==> amber <==
==> flow/design.v <==
module design_5 #(parameter width = 8, parameter cwidth =4)(
  input [width-1:0] OPA, OPB,
  input CLK, RST, CE, MODE, CIN,
  input [1:0] INP_VALID,
  input [cwidth-1:0] CMD,
  output reg [2*width:0] RES,
  output reg OFLOW,
  output reg COUT,
  output reg G,
  output reg L,
  output reg E,
  output reg ERR
);
reg [2*width:0] temp;
reg [2*width:0] next_RES;
reg next_COUT, next_OFLOW, next_G, next_L, next_E, next_ERR;
localparam CMD_ADD = 4'b0000;
localparam CMD_SUB = 4'b0001;
localparam CMD_ADD_CIN = 4'b0010;
localparam CMD_SUB_CIN = 4'b0011;
localparam CMD_EGL = 4'b1000;
localparam CMD_INC_MUL = 4'b1001;
localparam CMD_SHIFT_MUL = 4'b1010;
localparam CMD_SI_UNSI_ADD = 4'b1011;
localparam CMD_SI_UNSI_SUB = 4'b1100;
localparam CMD_INC_A = 4'b0100;
localparam CMD_DEC_A = 4'b0101;
localparam CMD_INC_B = 4'b0110;
localparam CMD_DEC_B = 4'b0111;
localparam CMD_AND = 4'b0000;
localparam CMD_NAND = 4'b0001;
localparam CMD_OR = 4'b0010;
localparam CMD_NOR = 4'b0011;
localparam CMD_XOR = 4'b0100;
localparam CMD_XNOR = 4'b0101;
localparam CMD_ROL_A_B = 4'b1100;
localparam CMD_ROR_A_B = 4'b1101;
localparam CMD_NOT_A = 4'b0110;
localparam CMD_SHR1_A = 4'b1000;
localparam CMD_SHLI_A = 4'b1001;
localparam CMD_NOT_B = 4'b0111;
localparam CMD_SHR1_B = 4'b1010;
localparam CMD_SHL1_B = 4'b1011;
wire [2:0] amount;
assign amount = OPB[2:0];
always@(posedge CLK or posedge RST)
begin
    if(RST)begin
        next_RES <= 'b0;
        next_COUT <= 1'b0;
        next_OFLOW <= 1'b0;
        next_G <= 1'b0;
        next_E <= 1'b0;
        next_L <= 1'b0;
        next_ERR <= 1'b0;
    end
    else if(CE)
    begin
        if(INP_VALID == 2'b00)
        begin
            next_RES <= 'b0;
            next_COUT <= 1'b0;
            next_OFLOW <= 1'b0;
            next_G <= 1'b0;
            next_E <= 1'b0;
            next_L <= 1'b0;
            next_ERR <= 1'b0;
        end
        else if(INP_VALID ==2'b11)
        begin
            next_RES <= 'b0;
            next_COUT <= 1'b0;
            next_OFLOW <= 1'b0;
            next_G <= 1'b0;
            next_E <= 1'b0;
            next_L <= 1'b0;
            next_ERR <= 1'b0;
            if(MODE)begin
                case(CMD)
                    CMD_ADD:
                    begin
                        temp = OPA + OPB;
                        next_RES <= temp;
                        next_COUT <= temp[width];
                    end
                    CMD_SUB:
                    begin
                        next_OFLOW <= (OPA<OPB)?1'b1:1'b0;
                        next_RES <= OPA-OPB;
                    end
                    CMD_ADD_CIN:
                    begin
                        temp = OPA + OPB + CIN;
                        next_RES <= temp;
                        next_COUT <= temp[width];
                    end
                    CMD_SUB_CIN:
                    begin
                        next_OFLOW <= (OPA<OPB)?1'b1:1'b0;
                        next_RES <= OPA-OPB-CIN;
                    end
                    CMD_EGL:
                    begin
                        next_RES <= 'b0;
                        if(OPA==OPB)
                        begin
                            next_E <= 1'b1;
                            next_G <= 1'b0;
                            next_L <= 1'b0;
                        end
                        else if(OPA>OPB)
                        begin
                            next_E <= 1'b0;
                            next_G <= 1'b1;
                            next_L <= 1'b0;
                        end
                        else
                        begin
                            next_E <= 1'b0;
                            next_G <= 1'b0;
                            next_L <= 1'b1;
                        end
                    end
                    CMD_INC_MUL:
                    begin
                        temp = (OPA+1) * (OPB+1);
                        next_RES <= temp;
                        next_COUT <= temp[2*width];
                    end
                    CMD_SHIFT_MUL:
                    begin
                        temp =(OPA<<1)*OPB;
                        next_RES <= temp;
                        next_COUT <= temp[2*width];
                    end
                    CMD_SI_UNSI_ADD:
                    begin
                        temp = $signed(OPA) + $signed(OPB);
                        next_RES <= temp;
                        next_COUT <= temp[width];
                        next_OFLOW <= ((OPA[width-1] == OPB[width-1]) && (temp[width-1] != OPA[width-1])) ? 1'b1 : 1'b0;
                        if($signed(OPA)==$signed(OPB))
                        begin
                            next_E <= 1'b1;
                            next_G <= 1'b0;
                            next_L <= 1'b0;
                        end
                        else if($signed(OPA)>$signed(OPB))
                        begin
                            next_E <= 1'b0;
                            next_G <= 1'b1;
                            next_L <= 1'b0;
                        end
                        else
                        begin
                            next_E <= 1'b0;
                            next_G <= 1'b0;
                            next_L <= 1'b1;
                        end
                    end
                    CMD_SI_UNSI_SUB:
                    begin
                        temp = $signed(OPA) - $signed(OPB);
                        next_RES<= temp;
                        next_COUT <= temp[width];
                       next_OFLOW <= ((OPA[width-1] != OPB[width-1]) && (temp[width-1] != OPA[width-1])) ? 1'b1 : 1'b0;
                        if($signed(OPA) == $signed(OPB))
                        begin
                            next_E <= 1'b1;
                            next_G <= 1'b0;
                            next_L <= 1'b0;
                        end
                        else if($signed(OPA) > $signed(OPB))
                        begin
                            next_E <= 1'b0;
                            next_G <= 1'b1;
                            next_L <= 1'b0;
                        end
                        else
                        begin
                            next_E <= 1'b0;
                            next_G <= 1'b0;
                            next_L <= 1'b1;
                        end
                    end
                    default:
                    begin
                        next_RES <= 'b0;
                        next_COUT <= 1'b0;
                        next_OFLOW <= 1'b0;
                        next_G <= 1'b0;
                        next_E <= 1'b0;
                        next_L <= 1'b0;
                        next_ERR <= 1'b0;
                    end
                endcase
            end
            else begin
                case(CMD)
                    CMD_AND:next_RES <= {{width*2-(width-1){1'b0}},OPA&OPB};
                    CMD_NAND:next_RES <= {{width*2-(width-1){1'b0}},~(OPA&OPB)};
                    CMD_OR:next_RES <= {{width*2-(width-1){1'b0}},OPA|OPB};
                    CMD_NOR:next_RES <= {{width*2-(width-1){1'b0}},~(OPA|OPB)};
                    CMD_XOR:next_RES <= {{width*2-(width-1){1'b0}},OPA^OPB};
                    CMD_XNOR:next_RES <= {{width*2-(width-1){1'b0}},~(OPA^OPB)};
                    CMD_ROL_A_B:
                    begin
                        if (amount == 0)
                            next_RES <= {{width*2-(width-1){1'b0}}, OPA};
                        else
                            next_RES <= {{width*2-(width){1'b0}}, (OPA << amount) | (OPA >> (width - amount))};
                        next_ERR <= (width > 3 && |OPB[width-1:3]) ? 1'b1 : 1'b0;
                    end
                    CMD_ROR_A_B:
                    begin
                        if (amount == 0)
                            next_RES <= {{width*2-(width-1){1'b0}}, OPA};
                        else
                            next_RES <= {{width*2-(width-1){1'b0}}, (OPA >> amount) | (OPA << (width - amount))};
                        next_ERR <= (width > 3 && |OPB[width-1:3]) ? 1'b1 : 1'b0;
                    end
                    default:
                    begin
                        next_RES <='b0;
                        next_COUT <= 1'b0;
                        next_OFLOW <= 1'b0;
                        next_G <= 1'b0;
                        next_E <= 1'b0;
                        next_L <= 1'b0;
                        next_ERR <= 1'b0;
                    end
                endcase
            end
        end
        else if(INP_VALID == 2'b01)
        begin
            next_RES <=  'b0;
            next_COUT <= 1'b0;
            next_OFLOW <= 1'b0;
            next_G <= 1'b0;
            next_E <= 1'b0;
            next_L <= 1'b0;
            next_ERR <= 1'b0;
            if(MODE)begin
                case(CMD)
                    CMD_INC_A:next_RES <= OPA+1;
                    CMD_DEC_A:next_RES <= OPA-1;
                    default:
                    begin
                        next_RES <= 'b0;
                        next_COUT <= 1'b0;
                        next_OFLOW <= 1'b0;
                        next_G <= 1'b0;
                        next_E <= 1'b0;
                        next_L <= 1'b0;
                        next_ERR <= 1'b0;
                    end
                endcase
            end
            else begin
                case(CMD)
                    CMD_NOT_A:next_RES <= {{width*2-(width-1){1'b0}},~OPA};
                    CMD_SHR1_A:next_RES <= {{width*2-(width-1){1'b0}},OPA>>1};
                    CMD_SHLI_A:next_RES <= {{width*2-(width-1){1'b0}},OPA<<1};
                    default:
                    begin
                        next_RES <= 'b0;
                        next_COUT <= 1'b0;
                        next_OFLOW <= 1'b0;
                        next_G <= 1'b0;
                        next_E <= 1'b0;
                        next_L <= 1'b0;
                        next_ERR <= 1'b0;
                    end
                endcase
            end
        end
        else if(INP_VALID == 2'b10)
            begin
                next_RES <= 'b0;
                next_COUT <= 1'b0;
                next_OFLOW <= 1'b0;
                next_G <= 1'b0;
                next_E <= 1'b0;
                next_L <= 1'b0;
                next_ERR <= 1'b0;
                if(MODE) begin
                    case(CMD)
                        CMD_INC_B: next_RES <= OPB + 1;
                        CMD_DEC_B: next_RES <= OPB - 1;
                        default:
                        begin
                            next_RES <= 'b0;
                            next_COUT <= 1'b0;
                            next_OFLOW <= 1'b0;
                            next_G <= 1'b0;
                            next_E <= 1'b0;
                            next_L <= 1'b0;
                            next_ERR <= 1'b0;
                        end
                    endcase
                end
                else begin
                    case(CMD)
                        CMD_NOT_B:next_RES <= {{width*2-(width-1){1'b0}},~OPB};
                        CMD_SHR1_B:next_RES <= {{width*2-(width-1){1'b0}},OPB>>1};
                        CMD_SHL1_B:next_RES <= {{width*2-(width-1){1'b0}},OPB<<1};
                        default:
                        begin
                            next_RES <= 'b0;
                            next_COUT <= 1'b0;
                            next_OFLOW <= 1'b0;
                            next_G <= 1'b0;
                            next_E <= 1'b0;
                            next_L <= 1'b0;
                            next_ERR <= 1'b0;
                        end
                    endcase
                end
        end
    end
end
always @(posedge CLK or posedge RST) begin
    if(RST) begin
        RES <= 'b0;
        COUT <= 1'b0;
        OFLOW <= 1'b0;
        G <= 1'b0;
        E <= 1'b0;
        L <= 1'b0;
        ERR <= 1'b0;
    end else if (CE) begin
        RES <= next_RES;
        COUT <= next_COUT;
        OFLOW <= next_OFLOW;
        G <= next_G;
        L <= next_L;
        E <= next_E;
        ERR <= next_ERR;
    end
end
endmodule
==> flow/run.sh <==
#!/bin/bash
# the make line also repeats each setting of config.mk as NAME=value (left out here)
make -C /OpenROAD-flow-scripts/flow DESIGN_CONFIG=/design/flow/config.mk WORK_HOME=/design/flow/orfs CLKGATE_MAP_FILE= finish
==> flow/config.mk <==
export PLATFORM = sky130hd
export DESIGN_NAME = design_5
export DESIGN_NICKNAME = design_5
export VERILOG_FILES = /design/flow/design.v
export SDC_FILE = /design/flow/constraint.sdc
export NUM_CORES = 4
export LEC_CHECK = 0
export CAP_MARGIN = 20
export CELL_PAD_IN_SITES_DETAIL_PLACEMENT = 0
export CORE_MARGIN = 2
export CORE_UTILIZATION = 66
export CTS_CLUSTER_DIAMETER = 59
export GPL_ROUTABILITY_DRIVEN = 1
export GPL_TIMING_DRIVEN = 1
export HOLD_SLACK_MARGIN = -0.08
export MAX_ROUTING_LAYER = met5
export SETUP_SLACK_MARGIN = -0.34
export SLEW_MARGIN = 40
export TNS_END_PERCENT = 5
==> flow/constraint.sdc <==
create_clock -name core_clock -period 5.61 [get_ports {CLK}]
set_input_delay 1.1220 -clock core_clock [delete_from_list [all_inputs] [get_ports {CLK}]]
set_output_delay 1.1220 -clock core_clock [all_outputs]
set_load 0.01 [all_outputs]
==> inputs of yarrow, as changes to amber <==
==> flow/config.mk (replaced) <==
export PLATFORM = sky130hd
export DESIGN_NAME = design_5
export DESIGN_NICKNAME = design_5
export VERILOG_FILES = /design/flow/design.v
export SDC_FILE = /design/flow/constraint.sdc
export NUM_CORES = 4
export LEC_CHECK = 0
export CAP_MARGIN = 20
export CORE_MARGIN = 2
export CORE_UTILIZATION = 56
export SLEW_MARGIN = 20
==> flow/constraint.sdc (replaced) <==
create_clock -name core_clock -period 7.57 [get_ports {CLK}]
set_input_delay 1.5140 -clock core_clock [delete_from_list [all_inputs] [get_ports {CLK}]]
set_output_delay 1.5140 -clock core_clock [all_outputs]
set_load 0.01 [all_outputs]
==> notes <==
Of yarrow and amber, yarrow has the higher worst setup slack (gap 0.77 ns). Against amber, the die size of yarrow is higher by 17%. Between yarrow and amber, the lower first-iteration DRC count is in yarrow (gap about 37%, measured against amber). Of amber and yarrow, yarrow has the higher sequential share of layout area (gap 0.99 points). amber finished but fails on negative setup slack. yarrow ran to the end with no violations. Final cell count: yarrow is lower than amber (about 4.7%). Of yarrow and amber, amber has the higher core utilization (gap 20 points). In yarrow the via count is smaller than in amber, by about 10%. Between amber and yarrow, the lower sequential power is in yarrow (gap 36%, measured against yarrow).
==> figures <==
Result of the run: yarrow complete, no violations; amber complete, but fails checks
Violated checks: yarrow -; amber negative setup slack
Final non-filler cell total: yarrow 1709; amber 1793
Vias per std cell: yarrow 6.56; amber 6.97
Post-layout nets: yarrow 1667; amber 1796
Multi-input gate area in the final layout: yarrow 0.00908 mm²; amber 0.00957 mm²
Setup repair after global routing missed its margin: yarrow false; amber true
Count of plain and timing-repair buffers: yarrow 114; amber 243
Antenna violations before repair: yarrow 3; amber 2
Worst path arrival time: yarrow 7.32 ns; amber 6.13 ns
Met3 layer wire length in the routed design: yarrow 4.60 mm; amber 5.88 mm
Maximum number of pins on one net before global-route repair: yarrow 47; amber 50
Count of filler cells inserted in the layout: yarrow 1855; amber 1051
Met2 Usage GRT: yarrow 60.2%; amber 75.3%
Vias in the first global route: yarrow 11100; amber 12100
Total leakage power: yarrow 5.70 nW; amber 6.46 nW
Routed wire per std cell: yarrow 24.4 µm; amber 24.7 µm
Critical hold path startpoint: yarrow next_OFLOW$_DFFE_PP0P_; amber next_RES[12]$_DFFE_PP0P_
Width of the die: yarrow 146 µm; amber 135 µm

---

==> inputs of v14 <==
// design_5: RTL as listed in full above, without the edits since
==> flow/config.mk <==
export PLATFORM = sky130hd
export DESIGN_NAME = design_5
export DESIGN_NICKNAME = design_5
export VERILOG_FILES = /design/flow/design.v
export SDC_FILE = /design/flow/constraint.sdc
export NUM_CORES = 4
export LEC_CHECK = 0
export CAP_MARGIN = 20
export CORE_MARGIN = 2
export CORE_UTILIZATION = 69
export CTS_CLUSTER_DIAMETER = 31
export CTS_CLUSTER_SIZE = 50
export HOLD_SLACK_MARGIN = -0.09
export SLEW_MARGIN = 20
==> flow/constraint.sdc <==
create_clock -name core_clock -period 5.97 [get_ports {CLK}]
set_input_delay 1.1940 -clock core_clock [delete_from_list [all_inputs] [get_ports {CLK}]]
set_output_delay 1.1940 -clock core_clock [all_outputs]
set_load 0.01 [all_outputs]
run.sh (not shown) runs the stock make flow with config.mk's settings and CLKGATE_MAP_FILE=.
==> v1: changes against v14 <==
Settings changed: CELL_PAD_IN_SITES_DETAIL_PLACEMENT from default to 0, CORE_UTILIZATION 69 to 64, CTS_CLUSTER_DIAMETER 31 to default, CTS_CLUSTER_SIZE 50 to default, GPL_ROUTABILITY_DRIVEN from default to 1, GPL_TIMING_DRIVEN from default to 1, HOLD_SLACK_MARGIN -0.09 to -0.08, MAX_ROUTING_LAYER from default to met5, SETUP_SLACK_MARGIN from default to -0.34, SLEW_MARGIN 20 to 40, TNS_END_PERCENT from default to 5.
==> flow/constraint.sdc (replaced) <==
create_clock -name core_clock -period 5.78 [get_ports {CLK}]
set_input_delay 1.1560 -clock core_clock [delete_from_list [all_inputs] [get_ports {CLK}]]
set_output_delay 1.1560 -clock core_clock [all_outputs]
set_load 0.01 [all_outputs]
==> v20: changes against v14 <==
Settings changed: ABC_AREA from default to 1, CELL_PAD_IN_SITES_GLOBAL_PLACEMENT from default to 2, CORE_ASPECT_RATIO from default to 1.95, CORE_UTILIZATION 69 to 26, CTS_CLUSTER_DIAMETER 31 to 378, CTS_CLUSTER_SIZE 50 to 17, HOLD_SLACK_MARGIN -0.09 to default, PLACE_DENSITY from default to 0.39, TNS_END_PERCENT from default to 5.
==> flow/constraint.sdc (replaced) <==
create_clock -name core_clock -period 8.0 [get_ports {CLK}]
set_input_delay 1.6000 -clock core_clock [delete_from_list [all_inputs] [get_ports {CLK}]]
set_output_delay 1.6000 -clock core_clock [all_outputs]
set_load 0.01 [all_outputs]
==> comparison table <==
                                                                                              v20                          v1                                                                    v14
Final critical-path setup slack                                                            603 ps                     -412 ps                                                                -459 ps
Standard-cell row count                                                                       105                          48                                                                     46
Status                                                                    complete, no violations  complete, but fails checks                                             complete, but fails checks
Layout check failures                                                                           -        negative setup slack  max-capacitance violations, max-slew violations, negative setup slack
Worst Path Buf+Inv                                                                              4                           5                                                                      5
Grt met2 use                                                                                49.9%                       72.4%                                                                  80.2%
Met3 usage in global routing                                                                1.13%                       18.1%                                                                  15.0%
Total net switching power                                                                 1.13 mW                     1.90 mW                                                                1.88 mW
Area share of the leading cell type in the synthesized netlist                              19.4%                       15.4%                                                                  15.4%
Number of violations reported at the end of detailed-routing iteration 0                      584                        1684                                                                   2799
Sequential-to-total area share from yosys stat                                              10.4%                       10.2%                                                                  10.2%
Count of final setup violators                                                                  0                          13                                                                      8
Mux share of post-synthesis cell area                                                          0%                       5.41%                                                                  5.41%
Max-cap viol count                                                                              0                           0                                                                      1
Crit path arrival time                                                                    7580 ps                     6380 ps                                                                6580 ps
Leakage dissipation                                                                       6.71 nW                     6.43 nW                                                                6.56 nW
Per-instance average area after synthesis                                                6.18 um2                    8.06 um2                                                               8.06 um2
Cell internal power dissipation                                                          0.890 mW                     1.88 mW                                                                1.84 mW
GR Util All Layers                                                                          25.2%                       47.7%                                                                  52.0%
Power is estimated from default activity; no workload was simulated.
